run 1:
// cordic_magphase
module cordic_magphase #(
    parameter integer INPUT_WIDTH      = 16,
    parameter integer INT_WIDTH        = 32,
    parameter integer ITERATIONS       = 32,
    parameter integer GAIN_FRAC_BITS   = 28,
    parameter integer OUTPUT_FRAC_BITS = 14
) (
    input  wire                          clk,
    input  wire                          rst_n,
    input  wire                          start,
    input  wire signed [INPUT_WIDTH-1:0] x_in,
    input  wire signed [INPUT_WIDTH-1:0] y_in,
    output reg                           busy,
    output reg                           done,
    output reg  signed [INT_WIDTH-1:0]   magnitude,
    output reg  signed [INT_WIDTH-1:0]   phase
);
Size: ~160 flip-flops, roughly 30,000 sq um of cells after synthesis.
clock: 20.0 ns
lec_check: 0
abc_area: 0
cap_margin: 20
cell_pad_in_sites_global_placement: 1
core_margin: 2
core_utilization: 40
cts_cluster_diameter: 100
cts_cluster_size: 16
place_density_lb_addon: 0.06
slew_margin: 20
run.sh (not shown) runs the stock make flow with config.mk's settings and CLKGATE_MAP_FILE=.
Run 1: all stages complete, timing, DRC and antenna checks passed
Edits applied to the flow inputs when going from run 1 to run 2:
- putting SETUP_SLACK_MARGIN at 2.19 where nothing was set
- putting TNS_END_PERCENT at 75 where nothing was set
- putting GPL_TIMING_DRIVEN at 0 where nothing was set
- swapping 0.06 for 0.1 in PLACE_DENSITY_LB_ADDON
- swapping 20 for 5 in CAP_MARGIN
- clearing CTS_CLUSTER_DIAMETER, which used to be 100
- swapping 1 for 3 in CELL_PAD_IN_SITES_GLOBAL_PLACEMENT
- clearing ABC_AREA, which used to be 0
- putting MAX_ROUTING_LAYER at met4 where nothing was set
- swapping 16 for 94 in CTS_CLUSTER_SIZE
## What came out
- In run 2, the detailed-route wire length on metal 1 came out about 13% above the value in run 1.
- The sequential share of layout area in run 2 sits 0.22 points below the value recorded for run 1.
- phase[30] as the end of the critical path was reported by run 1, and phase[4] by run 2.
- Run 2 against run 1: global-route usage now sits higher; first-iteration DRC count now sits higher.
#### Input delta (run 3 over run 2)
- swapping 75 for 20 in TNS_END_PERCENT
- clearing GPL_TIMING_DRIVEN, which used to be 0
- swapping 5 for 20 in CAP_MARGIN
- swapping 0.1 for 0.29 in PLACE_DENSITY_LB_ADDON
- swapping 40 for 64 in CORE_UTILIZATION
- clearing MAX_ROUTING_LAYER, which used to be met4
- putting CTS_CLUSTER_DIAMETER at 361 where nothing was set
- swapping 94 for 100 in CTS_CLUSTER_SIZE
- clearing SETUP_SLACK_MARGIN, which used to be 2.19
- putting ABC_AREA at 0 where nothing was set
- putting GPL_ROUTABILITY_DRIVEN at 0 where nothing was set
- swapping 3 for 1 in CELL_PAD_IN_SITES_GLOBAL_PLACEMENT
Results
| worst endpoint required time | run 2 vs run 3 | ≈ equal |
Going from run 2 to run 3, final cell area excluding filler cells now sits lower, sequential element share of the synthesized area now sits at about the same level, chip area line of the yosys report now sits at about the same level.
--- input diff run 3..run 4 ---
- putting HOLD_SLACK_MARGIN at 0.27 where nothing was set
- swapping 361 for 270 in CTS_CLUSTER_DIAMETER
- swapping 64 for 40 in CORE_UTILIZATION
==> results <==
Re count of sequential standard cells: no difference whatsoever between run 3 and run 4. Density: run 4 sparser than run 3. Number of rows in the core area: run 4 vs run 3 up 27%. Area used by sequential logic in the layout across run 3 and run 4: no real change. In the tables for run 3 and run 4, met3 track demand over resource in global routing reads lower with run 4. | area of combinational cells with multiple inputs | run 3 vs run 4 | ≈ equal |. Run 4 has cell area above what run 3 had. Summary of run 4 over run 3: portion of the post-synthesis area used by sequential elements held steady, worst setup slack after placement higher. Of the two values seen for worst setup path endpoint, phase[11] was produced by run 4 and phase[25] by run 3. Total length of routed met3 wires | run 4 below run 3.

---

The RTL this note starts from:
==> flow/design.v <==
module cordic_magphase #(
    parameter integer INPUT_WIDTH      = 16,
    parameter integer INT_WIDTH        = 32,
    parameter integer ITERATIONS       = 32,
    parameter integer GAIN_FRAC_BITS   = 28,
    parameter integer OUTPUT_FRAC_BITS = 14
) (
    input  wire                          clk,
    input  wire                          rst_n,
    input  wire                          start,
    input  wire signed [INPUT_WIDTH-1:0] x_in,
    input  wire signed [INPUT_WIDTH-1:0] y_in,
    output reg                           busy,
    output reg                           done,
    output reg  signed [INT_WIDTH-1:0]   magnitude,
    output reg  signed [INT_WIDTH-1:0]   phase
);
    localparam IDLE         = 2'd0;
    localparam ITERATE      = 2'd1;
    localparam POST_PROCESS = 2'd2;
    localparam DONE_STATE   = 2'd3;
    reg [1:0] state, state_next;
    reg signed [INT_WIDTH-1:0] x_reg, y_reg, x_next, y_next;
    reg signed [INT_WIDTH-1:0] z_reg, z_next;
    reg [5:0]                  iter_cnt, iter_cnt_next;
    reg signed [1:0] pi_correction, pi_correction_next;  
    localparam [31:0] PI_CONST32    = 32'h3243F6A8;  
    localparam [31:0] TWOPI_CONST32 = 32'h6487ED51;  
    localparam [31:0] K_INV32       = 32'd162600000;
    localparam signed [INT_WIDTH-1:0] PI_CONST    = {{(INT_WIDTH-32){PI_CONST32[31]}}, PI_CONST32};
    localparam signed [INT_WIDTH-1:0] TWOPI_CONST = {{(INT_WIDTH-32){TWOPI_CONST32[31]}}, TWOPI_CONST32};
    localparam signed [INT_WIDTH-1:0] K_INV       = {{(INT_WIDTH-32){K_INV32[31]}}, K_INV32};
    function signed [31:0] atan_lut;
        input [4:0] idx;
        begin
            case (idx)
                4'd0:  atan_lut = 32'sh0C90FDAA;
                4'd1:  atan_lut = 32'sh076B19C1;
                4'd2:  atan_lut = 32'sh03EB6EBF;
                4'd3:  atan_lut = 32'sh01FD5BA9;
                4'd4:  atan_lut = 32'sh00FFAAE0;
                4'd5:  atan_lut = 32'sh007FF55B;
                4'd6:  atan_lut = 32'sh003FFEA8;
                4'd7:  atan_lut = 32'sh001FFFDA;
                4'd8:  atan_lut = 32'sh000FFFEF;
                4'd9:  atan_lut = 32'sh0007FFFF;
                4'd10: atan_lut = 32'sh0003FFFF;
                4'd11: atan_lut = 32'sh0001FFFF;
                4'd12: atan_lut = 32'sh0000FFFF;
                4'd13: atan_lut = 32'sh00007FFF;
                4'd14: atan_lut = 32'sh00003FFF;
                4'd15: atan_lut = 32'sh00001FFF;  
                5'd16: atan_lut = 32'sh00000FFF;  
                5'd17: atan_lut = 32'sh000007FF;  
                5'd18: atan_lut = 32'sh000003FF;  
                5'd19: atan_lut = 32'sh000001FF;  
                5'd20: atan_lut = 32'sh000000FF;  
                5'd21: atan_lut = 32'sh0000007F;  
                5'd22: atan_lut = 32'sh0000003F;  
                5'd23: atan_lut = 32'sh0000001F;  
                5'd24: atan_lut = 32'sh0000000F;  
                5'd25: atan_lut = 32'sh00000007;  
                5'd26: atan_lut = 32'sh00000003;  
                5'd27: atan_lut = 32'sh00000001;  
                default: atan_lut = 32'sh00000000;  
            endcase
        end
    endfunction
    wire signed [47:0] mag_prod = x_reg * K_INV;  
    wire signed [INT_WIDTH-1:0] mag_corr = mag_prod >>> GAIN_FRAC_BITS;
    reg  signed [INT_WIDTH-1:0] phase_tmp;
    always @(posedge clk or negedge rst_n) begin
        if (!rst_n) begin
            state     <= IDLE;
            busy      <= 1'b0;
            done      <= 1'b0;
            x_reg     <= 0;
            y_reg     <= 0;
            z_reg     <= 0;
            iter_cnt  <= 0;
            magnitude <= 0;
            phase     <= 0;
            pi_correction <= 2'sd0;
        end else begin
            state    <= state_next;
            x_reg    <= x_next;
            y_reg    <= y_next;
            z_reg    <= z_next;
            iter_cnt <= iter_cnt_next;
            pi_correction <= pi_correction_next;
            busy     <= (state_next != IDLE) && (state_next != DONE_STATE);
            done     <= (state_next == DONE_STATE);
            if (state_next == DONE_STATE) begin
                magnitude <= ((mag_corr < 0) ? -mag_corr : mag_corr) << OUTPUT_FRAC_BITS;
                case (pi_correction)
                    -2'sd1: phase_tmp = z_next - PI_CONST;
                    2'sd0:  phase_tmp = z_next;
                    default: phase_tmp = z_next + PI_CONST;
                endcase
                if (phase_tmp > PI_CONST)
                    phase_tmp = phase_tmp - TWOPI_CONST;
                else if (phase_tmp < -PI_CONST)
                    phase_tmp = phase_tmp + TWOPI_CONST;
                phase <= phase_tmp;
            end
        end
    end
    always @* begin
        state_next          = state;
        x_next              = x_reg;
        y_next              = y_reg;
        z_next              = z_reg;
        iter_cnt_next       = iter_cnt;
        pi_correction_next  = pi_correction;
        case (state)
            IDLE, DONE_STATE: begin
                if (start) begin
                    x_next = {{(INT_WIDTH-INPUT_WIDTH){x_in[INPUT_WIDTH-1]}}, x_in};
                    y_next = {{(INT_WIDTH-INPUT_WIDTH){y_in[INPUT_WIDTH-1]}}, y_in};
                    if (x_next < 0) begin
                        x_next = -x_next;
                        y_next = -y_next;
                        pi_correction_next = (y_next >= 0) ? 2'sd1 : -2'sd1;
                    end else begin
                        pi_correction_next = 2'sd0;
                    end
                    z_next        = 0;
                    iter_cnt_next = 0;
                    state_next    = ITERATE;
                end else begin
                    state_next    = IDLE;
                end
            end
            ITERATE: begin
                if (iter_cnt < ITERATIONS) begin
                    if (y_reg >= 0) begin
                        x_next = x_reg + (y_reg >>> iter_cnt);
                        y_next = y_reg - (x_reg >>> iter_cnt);
                        z_next = z_reg + atan_lut(iter_cnt[4:0]);
                    end else begin
                        x_next = x_reg - (y_reg >>> iter_cnt);
                        y_next = y_reg + (x_reg >>> iter_cnt);
                        z_next = z_reg - atan_lut(iter_cnt[4:0]);
                    end
                    iter_cnt_next = iter_cnt + 1'b1;
                    if (iter_cnt == ITERATIONS-1)
                        state_next = POST_PROCESS;
                end else begin
                    state_next = POST_PROCESS;
                end
            end
            POST_PROCESS: begin
                state_next = DONE_STATE;
            end
            default: state_next = IDLE;
        endcase
    end
endmodule
clock: 9.65 ns
lec_check: 0
cap_margin: 20
cell_pad_in_sites_detail_placement: 1
cell_pad_in_sites_global_placement: 3
core_margin: 7
core_utilization: 16
hold_slack_margin: 0.07
max_routing_layer: met5
min_routing_layer: met2
place_density_lb_addon: 0.07
slew_margin: 20
The first run finished with timing, DRC and antenna clean.
Rerun with:
- CORE_ASPECT_RATIO: unset -> 0.85
- CORE_MARGIN: 7 -> 10
- CORE_UTILIZATION: 16 -> 19
- CTS_CLUSTER_DIAMETER: unset -> 170
- HOLD_SLACK_MARGIN: 0.07 -> unset
- MAX_ROUTING_LAYER: met5 -> unset
- MIN_ROUTING_LAYER: met2 -> unset
- PLACE_DENSITY_LB_ADDON: 0.07 -> unset
- clock period: 9.65 -> 6.44 ns (I/O delays scaled with it)
The new run finished with negative setup slack left.
Wire length falls by roughly a tenth.
Hold slack gets worse by 0.015 ns.
Flip-flop count does not change.
Final cell count rose by roughly a tenth.
Final area goes up by a quarter to a third.
First-iteration DRC count went down by well over a third.
Die area shrinks by roughly a tenth.
Rerun with:
- ABC_AREA: unset -> 0
- CORE_ASPECT_RATIO: 0.85 -> 0.73
- CORE_UTILIZATION: 19 -> 71
- CTS_CLUSTER_DIAMETER: 170 -> 367
- MAX_ROUTING_LAYER: unset -> met5
- MIN_ROUTING_LAYER: unset -> met1
- PLACE_DENSITY_LB_ADDON: unset -> 0.11
- SETUP_SLACK_MARGIN: unset -> 0.49
- TNS_END_PERCENT: unset -> 80
The new run ended with an error in global placement without I/O, error FLW-0024.
Synthesized area stays the same.
Die area went down by 71%.
Synthesized cell count is unchanged.

---

job 9024:
RTL: the design.v shown in full above, as it stands there.
==> flow/config.mk <==
export PLATFORM = sky130hd
export DESIGN_NAME = cordic_magphase
export DESIGN_NICKNAME = cordic_magphase
export VERILOG_FILES = /design/flow/design.v
export SDC_FILE = /design/flow/constraint.sdc
export NUM_CORES = 4
export LEC_CHECK = 0
export ABC_AREA = 0
export CAP_MARGIN = 20
export CELL_PAD_IN_SITES_GLOBAL_PLACEMENT = 1
export CORE_MARGIN = 2
export CORE_UTILIZATION = 40
export CTS_CLUSTER_DIAMETER = 395
export CTS_CLUSTER_SIZE = 100
export GPL_ROUTABILITY_DRIVEN = 0
export PLACE_DENSITY_LB_ADDON = 0.29
export SLEW_MARGIN = 0
export TNS_END_PERCENT = 20
==> flow/constraint.sdc <==
create_clock -name core_clock -period 20.0 [get_ports {clk}]
set_input_delay 4.0000 -clock core_clock [delete_from_list [all_inputs] [get_ports {clk}]]
set_output_delay 4.0000 -clock core_clock [all_outputs]
set_load 0.01 [all_outputs]
Setup changes, job 9024 to job 4976
==> flow/config.mk <==
export PLATFORM = sky130hd
export DESIGN_NAME = cordic_magphase
export DESIGN_NICKNAME = cordic_magphase
export VERILOG_FILES = /design/flow/design.v
export SDC_FILE = /design/flow/constraint.sdc
export NUM_CORES = 4
export LEC_CHECK = 0
export CAP_MARGIN = 20
export CORE_MARGIN = 2
export CORE_UTILIZATION = 51
export CTS_CLUSTER_SIZE = 100
export SLEW_MARGIN = 20
==> flow/constraint.sdc <==
create_clock -name core_clock -period 18.8 [get_ports {clk}]
set_input_delay 3.7600 -clock core_clock [delete_from_list [all_inputs] [get_ports {clk}]]
set_output_delay 3.7600 -clock core_clock [all_outputs]
set_load 0.01 [all_outputs]
Results
- A category of the most critical setup path of reg -> reg is what job 4976 shows, while in -> reg belongs to job 9024.
- Die boundary width for job 4976 is lower than for job 9024.
- Comparing count of buffer and inverter cells on the critical path for job 9024 and job 4976, the smaller number came from job 9024.
- [compare] base=job 9024 new=job 4976: synthesized cell count closely matched the old numbers.

---

Starts from the design.v that is shown in full above.
clock: 20.0 ns
lec_check: 0
cap_margin: 20
cell_pad_in_sites_global_placement: 3
core_margin: 2
core_utilization: 40
cts_cluster_size: 88
max_routing_layer: met4
slew_margin: 20
The baseline went through all stages and came out clean.
Edit:
--- a/flow/config.mk
+++ b/flow/config.mk
@@ -7,8 +7,5 @@
 export LEC_CHECK = 0
 export CAP_MARGIN = 20
-export CELL_PAD_IN_SITES_GLOBAL_PLACEMENT = 3
 export CORE_MARGIN = 2
-export CORE_UTILIZATION = 40
-export CTS_CLUSTER_SIZE = 88
-export MAX_ROUTING_LAYER = met4
+export CORE_UTILIZATION = 27
 export SLEW_MARGIN = 20
==> flow/constraint.sdc (replaced) <==
create_clock -name core_clock -period 10.7 [get_ports {clk}]
set_input_delay 2.1400 -clock core_clock [delete_from_list [all_inputs] [get_ports {clk}]]
set_output_delay 2.1400 -clock core_clock [all_outputs]
set_load 0.01 [all_outputs]
Final area came out higher by a few percent.
Synthesized cell count does not change.
Edit:
--- a/flow/config.mk
+++ b/flow/config.mk
@@ -8,4 +8,4 @@
 export CAP_MARGIN = 20
 export CORE_MARGIN = 2
-export CORE_UTILIZATION = 27
+export CORE_UTILIZATION = 40
 export SLEW_MARGIN = 20
==> flow/constraint.sdc (replaced) <==
create_clock -name core_clock -period 20.0 [get_ports {clk}]
set_input_delay 4.0000 -clock core_clock [delete_from_list [all_inputs] [get_ports {clk}]]
set_output_delay 4.0000 -clock core_clock [all_outputs]
set_load 0.01 [all_outputs]
Result: The new run went through all stages and came out clean. Worst hold slack is worse by 0.012 ns. Global-route usage came out higher by 6.9 points. Register-to-register slack is better by 8.1 ns. Routed wire length went down by about 3%. Critical path depth is lower by 12. Design area decreases by about 2%. First-iteration DRC count is lower by about 1.6%. Via count went down by 0.44%.
Edit:
--- a/flow/config.mk
+++ b/flow/config.mk
@@ -6,6 +6,12 @@
 export NUM_CORES = 4
 export LEC_CHECK = 0
+export ABC_AREA = 0
 export CAP_MARGIN = 20
+export CELL_PAD_IN_SITES_GLOBAL_PLACEMENT = 1
 export CORE_MARGIN = 2
-export CORE_UTILIZATION = 40
+export CORE_UTILIZATION = 33
+export CTS_CLUSTER_DIAMETER = 360
+export CTS_CLUSTER_SIZE = 100
+export PLACE_DENSITY = 0.95
 export SLEW_MARGIN = 20
+export TNS_END_PERCENT = 20
=> Synthesized area does not change. Setup slack improved by 0.28 ns. Fmax went up by 2.7%. Final area went up by 0.59%. Clock skew went down by 0.011 ns. Flip-flop count stays the same. Via count went up by 2.1%.
